Design hdmi, start of the top module:
module hdmi
#(parameter FREQ=25200000, FS=48000, CTS=25200, N=6144)
 (
   input        I_CLK_PIXEL,
   input        I_RESET,      
   input [7:0]  I_R,
   input [7:0]  I_G,
   input [7:0]  I_B,
   input        I_BLANK,
   input        I_HSYNC,
   input        I_VSYNC,
   input        I_ASPECT_169,
   input        I_AUDIO_ENABLE,
   input [15:0] I_AUDIO_PCM_L,
   input [15:0] I_AUDIO_PCM_R,
   output [9:0] O_RED,    
   output [9:0] O_GREEN,  
   output [9:0] O_BLUE    
);
Settings: LEC_CHECK=0, CAP_MARGIN=20, CELL_PAD_IN_SITES_DETAIL_PLACEMENT=1, CELL_PAD_IN_SITES_GLOBAL_PLACEMENT=3, CORE_MARGIN=2, CORE_UTILIZATION=52, CTS_CLUSTER_DIAMETER=73, GPL_TIMING_DRIVEN=1, HOLD_SLACK_MARGIN=-0.09, MAX_ROUTING_LAYER=met4, MIN_ROUTING_LAYER=met1, PLACE_DENSITY_LB_ADDON=0.17, SETUP_SLACK_MARGIN=0.49, SLEW_MARGIN=20; clock period 13.9 ns.
run.sh (not shown) runs the stock make flow with config.mk's settings and CLKGATE_MAP_FILE=.
The first run never finished: it broke off in global placement without I/O (3_1_place_gp_skip_io), error FLW-0024.
Edit:
- ABC_AREA: not set -> 1
- CELL_PAD_IN_SITES_DETAIL_PLACEMENT: 1 -> not set
- CELL_PAD_IN_SITES_GLOBAL_PLACEMENT: 3 -> not set
- CORE_UTILIZATION: 52 -> 40
- CTS_CLUSTER_DIAMETER: 73 -> 229
- GPL_TIMING_DRIVEN: 1 -> not set
- HOLD_SLACK_MARGIN: -0.09 -> not set
- MAX_ROUTING_LAYER: met4 -> met5
- MIN_ROUTING_LAYER: met1 -> met2
- PLACE_DENSITY_LB_ADDON: 0.17 -> not set
- SETUP_SLACK_MARGIN: 0.49 -> not set
- clock period: 13.9 -> 10.0 ns (I/O delays scaled with it)
Effect:
- The changed run reached the layout checks and failed them: DRC
- die size grows by 30%
- synthesized cell count came out higher by 6.4%
- synthesized area is higher by 0.63%
Edit:
- CORE_UTILIZATION: 40 -> 64
- CTS_CLUSTER_DIAMETER: 229 -> not set
- MAX_ROUTING_LAYER: met5 -> not set
- MIN_ROUTING_LAYER: met2 -> not set
- clock period: 10.0 -> 10.9 ns (I/O delays scaled with it)
Now the flow completed with no timing, DRC or antenna violations.
Sequential cell count does not change.
Setup slack improved by 1000 ps.
Wire length shrinks by 7.1%.
Clock-buffer cell count shrinks by 8.
Non-clock buffer count drops by 2.
Fmax went up by 1.4%.
Edit:
- CELL_PAD_IN_SITES_GLOBAL_PLACEMENT: not set -> 0
- CORE_UTILIZATION: 64 -> 38
- PLACE_DENSITY_LB_ADDON: not set -> 0.29
- TNS_END_PERCENT: not set -> 20
- clock period: 10.9 -> 5.4 ns (I/O delays scaled with it)
=> This time the run produced a layout that fails on setup timing. Design area climbs by 6.7%. Clock-buffer cell count goes up by 23. Final cell count grows by 15%. Clock power climbs by 110%. Maximum frequency is higher by 23%. Area after synthesis stays the same.
Edit:
- CAP_MARGIN: 20 -> 5
- CELL_PAD_IN_SITES_GLOBAL_PLACEMENT: 0 -> not set
- CORE_UTILIZATION: 38 -> 72
- CTS_CLUSTER_SIZE: not set -> 94
- PLACE_DENSITY: not set -> 0.43
- PLACE_DENSITY_LB_ADDON: 0.29 -> not set
- clock period: 5.4 -> 4.92 ns (I/O delays scaled with it)
After rerunning: The changed run ran to the end with violations: setup timing; utilization rose by 39 points; clock power fell by 3.6%; via count is higher by about 5%; cell area shrinks by 2.9%; critical path depth stays the same; area after synthesis stays the same; fmax came out lower by about 4.7%; synthesized cell count is unchanged; die area decreases by 47%; routed wire length climbs by about 8%.
Edit:
- ABC_AREA: 1 -> not set
- CAP_MARGIN: 5 -> 10
- CORE_UTILIZATION: 72 -> 68
- CTS_CLUSTER_SIZE: 94 -> 35
- MAX_ROUTING_LAYER: not set -> met4
- PLACE_DENSITY: 0.43 -> not set
- TNS_END_PERCENT: 20 -> not set
- clock period: 4.92 -> 8.1 ns (I/O delays scaled with it)
=> The changed run finished with timing, DRC and antenna clean; clock power decreases by 38%; sequential power is lower by about 38%; combinational power falls by about 45%; via count goes down by 7.1%; core utilization drops by 7.1 points; clock skew goes up by 5.1 ps; setup slack improved by 2800 ps.

========
hdmi again, from the RTL that the note above started with.
clock: 4.17 ns
lec_check: 0
abc_area: 1
cap_margin: 20
core_aspect_ratio: 1.36
core_margin: 2
core_utilization: 72
cts_cluster_diameter: 390
cts_cluster_size: 10
setup_slack_margin: 0.54
slew_margin: 40
tns_end_percent: 10
The first run finished with setup timing left.
Edit:
==> flow/config.mk (replaced) <==
export PLATFORM = sky130hd
export DESIGN_NAME = hdmi
export DESIGN_NICKNAME = hdmi
export VERILOG_FILES = /design/flow/design.v
export SDC_FILE = /design/flow/constraint.sdc
export NUM_CORES = 4
export LEC_CHECK = 0
export CAP_MARGIN = 10
export CORE_MARGIN = 2
export CORE_UTILIZATION = 72
export CTS_CLUSTER_SIZE = 35
export MAX_ROUTING_LAYER = met4
export PLACE_DENSITY = 0.64
export SLEW_MARGIN = 20
==> flow/constraint.sdc (replaced) <==
create_clock -name core_clock -period 6.75 [get_ports {I_CLK_PIXEL}]
set_input_delay 1.3500 -clock core_clock [delete_from_list [all_inputs] [get_ports {I_CLK_PIXEL}]]
set_output_delay 1.3500 -clock core_clock [all_outputs]
set_load 0.01 [all_outputs]
The new run completed, yet does not pass: setup timing.
Wire length fell by 3.1%.
Cell area shrinks by 1.2%.
Sequential share of layout area climbs by 0.54 points.
Critical path depth is unchanged.
Hold slack is better by 0.0048 ns.
Utilization went down by 0.58 points.
Fmax fell by 7.0%.
Worst setup slack improved by 2.0 ns.
Clock skew rises by 0.0034 ns.
Edit:
==> flow/config.mk (replaced) <==
export PLATFORM = sky130hd
export DESIGN_NAME = hdmi
export DESIGN_NICKNAME = hdmi
export VERILOG_FILES = /design/flow/design.v
export SDC_FILE = /design/flow/constraint.sdc
export NUM_CORES = 4
export LEC_CHECK = 0
export ABC_AREA = 1
export CAP_MARGIN = 20
export CORE_MARGIN = 2
export CORE_UTILIZATION = 57
export CTS_CLUSTER_SIZE = 94
export SLEW_MARGIN = 20
==> flow/constraint.sdc (replaced) <==
create_clock -name core_clock -period 6.28 [get_ports {I_CLK_PIXEL}]
set_input_delay 1.2560 -clock core_clock [delete_from_list [all_inputs] [get_ports {I_CLK_PIXEL}]]
set_output_delay 1.2560 -clock core_clock [all_outputs]
set_load 0.01 [all_outputs]
=>
- The changed run finished with setup timing left
- setup slack gains 0.60 ns
- wire length is lower by 8.2%
- clock power is higher by 8.5%
- worst hold slack hardly moves
Edit:
--- a/flow/config.mk
+++ b/flow/config.mk
@@ -6,8 +6,6 @@
 export NUM_CORES = 4
 export LEC_CHECK = 0
-export ABC_AREA = 1
 export CAP_MARGIN = 20
 export CORE_MARGIN = 2
-export CORE_UTILIZATION = 57
-export CTS_CLUSTER_SIZE = 94
+export CORE_UTILIZATION = 30
 export SLEW_MARGIN = 20
==> flow/constraint.sdc (replaced) <==
create_clock -name core_clock -period 10.0 [get_ports {I_CLK_PIXEL}]
set_input_delay 2.0000 -clock core_clock [delete_from_list [all_inputs] [get_ports {I_CLK_PIXEL}]]
set_output_delay 2.0000 -clock core_clock [all_outputs]
set_load 0.01 [all_outputs]
The changed run passed the timing, design-rule and antenna checks.
Clock power came out lower by about 33%.
Wire length is higher by 1.1%.
Global-route usage falls by 11 points.
Synthesized cell count came out lower by 6.0%.
Combinational power decreases by about 50%.
Clock-buffer cell count grows by 8.
Utilization went down by 33 points.
Cell count went up by 7.1%.
Synthesized area decreases by 0.63%.
Register-to-register slack gains 1.9 ns.

========
raven:
Starting RTL as in the previous note.
clock: 5.01 ns
lec_check: 0
abc_area: 1
cap_margin: 5
cell_pad_in_sites_detail_placement: 0
core_margin: 2
core_utilization: 72
cts_cluster_diameter: 214
cts_cluster_size: 16
gpl_timing_driven: 1
hold_slack_margin: 0.3
max_routing_layer: met5
min_routing_layer: met1
place_density_lb_addon: 0.01
setup_slack_margin: -0.13
slew_margin: 30
[flow] raven | stages: complete | final checks: fail | reason: negative setup slack
Input-level comparison between nickel and raven:
==> flow/config.mk <==
export PLATFORM = sky130hd
export DESIGN_NAME = hdmi
export DESIGN_NICKNAME = hdmi
export VERILOG_FILES = /design/flow/design.v
export SDC_FILE = /design/flow/constraint.sdc
export NUM_CORES = 4
export LEC_CHECK = 0
export ABC_AREA = 0
export CAP_MARGIN = 10
export CORE_MARGIN = 2
export CORE_UTILIZATION = 72
export CTS_CLUSTER_SIZE = 35
export SETUP_SLACK_MARGIN = -0.45
export SLEW_MARGIN = 20
==> flow/constraint.sdc <==
create_clock -name core_clock -period 5.0 [get_ports {I_CLK_PIXEL}]
set_input_delay 1.0000 -clock core_clock [delete_from_list [all_inputs] [get_ports {I_CLK_PIXEL}]]
set_output_delay 1.0000 -clock core_clock [all_outputs]
set_load 0.01 [all_outputs]
Results
nickel — hold slack 0.0046 ns lower, raven as reference
When nickel is set beside raven, its combinational share of cell area turns out to be 2.8 points larger.
Routed wire in nickel totals more than in raven.
raven completed end to end; final checks failed (negative setup slack).
The final report for nickel shows a completed flow and a layout that fails verification, specifically max-capacitance violations, max-slew violations, negative setup slack.
Changes in juniper relative to nickel:
==> flow/config.mk <==
export PLATFORM = sky130hd
export DESIGN_NAME = hdmi
export DESIGN_NICKNAME = hdmi
export VERILOG_FILES = /design/flow/design.v
export SDC_FILE = /design/flow/constraint.sdc
export NUM_CORES = 4
export LEC_CHECK = 0
export CAP_MARGIN = 10
export CORE_MARGIN = 2
export CORE_UTILIZATION = 72
export CTS_CLUSTER_DIAMETER = 27
export CTS_CLUSTER_SIZE = 35
export HOLD_SLACK_MARGIN = -0.09
export MAX_ROUTING_LAYER = met4
export PLACE_DENSITY = 0.64
export SETUP_SLACK_MARGIN = 1.83
export SLEW_MARGIN = 20
==> flow/constraint.sdc <==
create_clock -name core_clock -period 6.75 [get_ports {I_CLK_PIXEL}]
set_input_delay 1.3500 -clock core_clock [delete_from_list [all_inputs] [get_ports {I_CLK_PIXEL}]]
set_output_delay 1.3500 -clock core_clock [all_outputs]
set_load 0.01 [all_outputs]
==> comparison <==
- Number of setup buffers added after CTS (higher): nickel
- Seen in the log of juniper: ODB-0269 during 5_1_grt, after which the run never completed.
- As far as number of cell instances after yosys synthesis is concerned, juniper and nickel perform about the same.
- nickel → juniper: maximum level of the CTS H-tree increased by 1 relative to the old numbers; overall die area held; post-placement setup slack rose by 1.73 ns.
diff inputs: juniper => garnet
==> flow/config.mk <==
export PLATFORM = sky130hd
export DESIGN_NAME = hdmi
export DESIGN_NICKNAME = hdmi
export VERILOG_FILES = /design/flow/design.v
export SDC_FILE = /design/flow/constraint.sdc
export NUM_CORES = 4
export LEC_CHECK = 0
export CAP_MARGIN = 20
export CORE_MARGIN = 2
export CORE_UTILIZATION = 70
export CTS_CLUSTER_SIZE = 35
export SETUP_SLACK_MARGIN = 1.45
export SLEW_MARGIN = 20
==> flow/constraint.sdc <==
create_clock -name core_clock -period 5.06 [get_ports {I_CLK_PIXEL}]
set_input_delay 1.0120 -clock core_clock [delete_from_list [all_inputs] [get_ports {I_CLK_PIXEL}]]
set_output_delay 1.0120 -clock core_clock [all_outputs]
set_load 0.01 [all_outputs]
Notes after the runs:
[flow] garnet | stages: complete | final checks: fail | reason: negative setup slack. Number of buffers inserted during clock tree synthesis ends up higher on juniper. Compared with juniper, garnet shows die area that has gone up by a few percent. Looking at CTS H-tree depth, garnet sits below juniper. Per the comparison of garnet with juniper, floorplan die height higher; cell count after placement higher; number of gates resized after cts lower. Routability-driven placement congestion ratio came out lower on garnet than on juniper. garnet gives less initial core utilization than juniper did.

========
hdmi again, from the RTL that the note above started with.
==> flow/config.mk <==
export PLATFORM = sky130hd
export DESIGN_NAME = hdmi
export DESIGN_NICKNAME = hdmi
export VERILOG_FILES = /design/flow/design.v
export SDC_FILE = /design/flow/constraint.sdc
export NUM_CORES = 4
export LEC_CHECK = 0
export CAP_MARGIN = 40
export CORE_MARGIN = 4
export CORE_UTILIZATION = 30
export CTS_CLUSTER_SIZE = 95
export GPL_ROUTABILITY_DRIVEN = 0
export SLEW_MARGIN = 40
==> flow/constraint.sdc <==
create_clock -name core_clock -period 10.0 [get_ports {I_CLK_PIXEL}]
set_input_delay 2.0000 -clock core_clock [delete_from_list [all_inputs] [get_ports {I_CLK_PIXEL}]]
set_output_delay 2.0000 -clock core_clock [all_outputs]
set_load 0.01 [all_outputs]
Next try:
CAP_MARGIN = 20   (was 40)
CORE_MARGIN = 2   (was 4)
CORE_UTILIZATION = 21   (was 30)
CTS_CLUSTER_SIZE = unset   (was 95)
GPL_ROUTABILITY_DRIVEN = unset   (was 0)
SLEW_MARGIN = 20   (was 40)
clock period = 10.9 ns   (was 10.0 ns; I/O delays follow)
Result:
- The new run ran to the end with no violations
- hold slack gets worse by 16 ps
- sequential power shrinks by 8.3%
- clock power shrinks by 5.8%
- synthesized cell count does not change
- routed wire length grows by 4.0%
- die size grows by 39%
- design area grows by 1.8%
- area after synthesis is unchanged
Next try:
CORE_UTILIZATION = 70   (was 21)
CTS_CLUSTER_SIZE = 35   (was unset)
SETUP_SLACK_MARGIN = 1.3   (was unset)
clock period = 5.1 ns   (was 10.9 ns; I/O delays follow)
Result: The changed run completed and failed the layout checks on negative setup slack. Clock power went up by well over a third. Worst hold slack gains 16 ps. Combinational power climbs to 3.8 times its value. Via count came out higher by a few percent. Wire length goes up by a little under a tenth. Sequential share of layout area grows by 0.34 points. Non-clock buffer count went up by 179. Final cell count goes down by a quarter to a third. Global-route usage came out higher by 21 points.
Next try:
ABC_AREA = 1   (was unset)
CORE_UTILIZATION = 25   (was 70)
CTS_CLUSTER_DIAMETER = 229   (was unset)
CTS_CLUSTER_SIZE = unset   (was 35)
HOLD_SLACK_MARGIN = 0.29   (was unset)
MAX_ROUTING_LAYER = met5   (was unset)
MIN_ROUTING_LAYER = met2   (was unset)
SETUP_SLACK_MARGIN = unset   (was 1.3)
clock period = 10.0 ns   (was 5.1 ns; I/O delays follow)
Outcome:
- Now the flow went through all stages and came out clean
- final area is about the same
- critical path depth rose by 2
- power goes down by 64%
- worst setup slack improves by 4700 ps

========
Starting RTL as in the previous note.
Settings: LEC_CHECK=0, ABC_AREA=1, CAP_MARGIN=5, CORE_MARGIN=2, CORE_UTILIZATION=70, CTS_CLUSTER_SIZE=27, HOLD_SLACK_MARGIN=0.29, SETUP_SLACK_MARGIN=1.27, SLEW_MARGIN=40; clock period 5.0 ns.
The baseline finished with setup timing left.
Next try:
==> flow/config.mk (replaced) <==
export PLATFORM = sky130hd
export DESIGN_NAME = hdmi
export DESIGN_NICKNAME = hdmi
export VERILOG_FILES = /design/flow/design.v
export SDC_FILE = /design/flow/constraint.sdc
export NUM_CORES = 4
export LEC_CHECK = 0
export CAP_MARGIN = 40
export CORE_ASPECT_RATIO = 0.52
export CORE_MARGIN = 2
export CORE_UTILIZATION = 30
export CTS_CLUSTER_SIZE = 95
export GPL_ROUTABILITY_DRIVEN = 0
export SLEW_MARGIN = 40
==> flow/constraint.sdc (replaced) <==
create_clock -name core_clock -period 10.0 [get_ports {I_CLK_PIXEL}]
set_input_delay 2.0000 -clock core_clock [delete_from_list [all_inputs] [get_ports {I_CLK_PIXEL}]]
set_output_delay 2.0000 -clock core_clock [all_outputs]
set_load 0.01 [all_outputs]
=> With this change the flow finished with timing, DRC and antenna clean. Hold slack barely changes. Power is lower by about 54%. Setup slack gains 3.5 ns. Non-clock buffer count is lower by 200. Via count is lower by 7.0%. Cell area is lower by 2.7%. Maximum frequency is lower by 17%. Register-to-register slack gains 3.5 ns. Wire length is higher by about 1.6%. Count of clock-buffer cells in the layout is lower by 16. Sequential share of layout area is higher by 1.3 points.
Next try:
--- a/flow/config.mk
+++ b/flow/config.mk
@@ -7,6 +7,8 @@
 export LEC_CHECK = 0
-export CAP_MARGIN = 40
-export CORE_ASPECT_RATIO = 0.52
-export CORE_MARGIN = 2
-export CORE_UTILIZATION = 30
+export ABC_AREA = 1
+export CAP_MARGIN = 5
+export CELL_PAD_IN_SITES_DETAIL_PLACEMENT = 2
+export CORE_ASPECT_RATIO = 0.63
+export CORE_MARGIN = 5
+export CORE_UTILIZATION = 27
 export CTS_CLUSTER_SIZE = 95
Effect:
- final area went up by 1.6%
- count of clock-buffer cells in the layout goes up by 6
- hold slack is worse by 0.0068 ns
- power drops by 2.8%
Power and IR drop assume default switching activity.
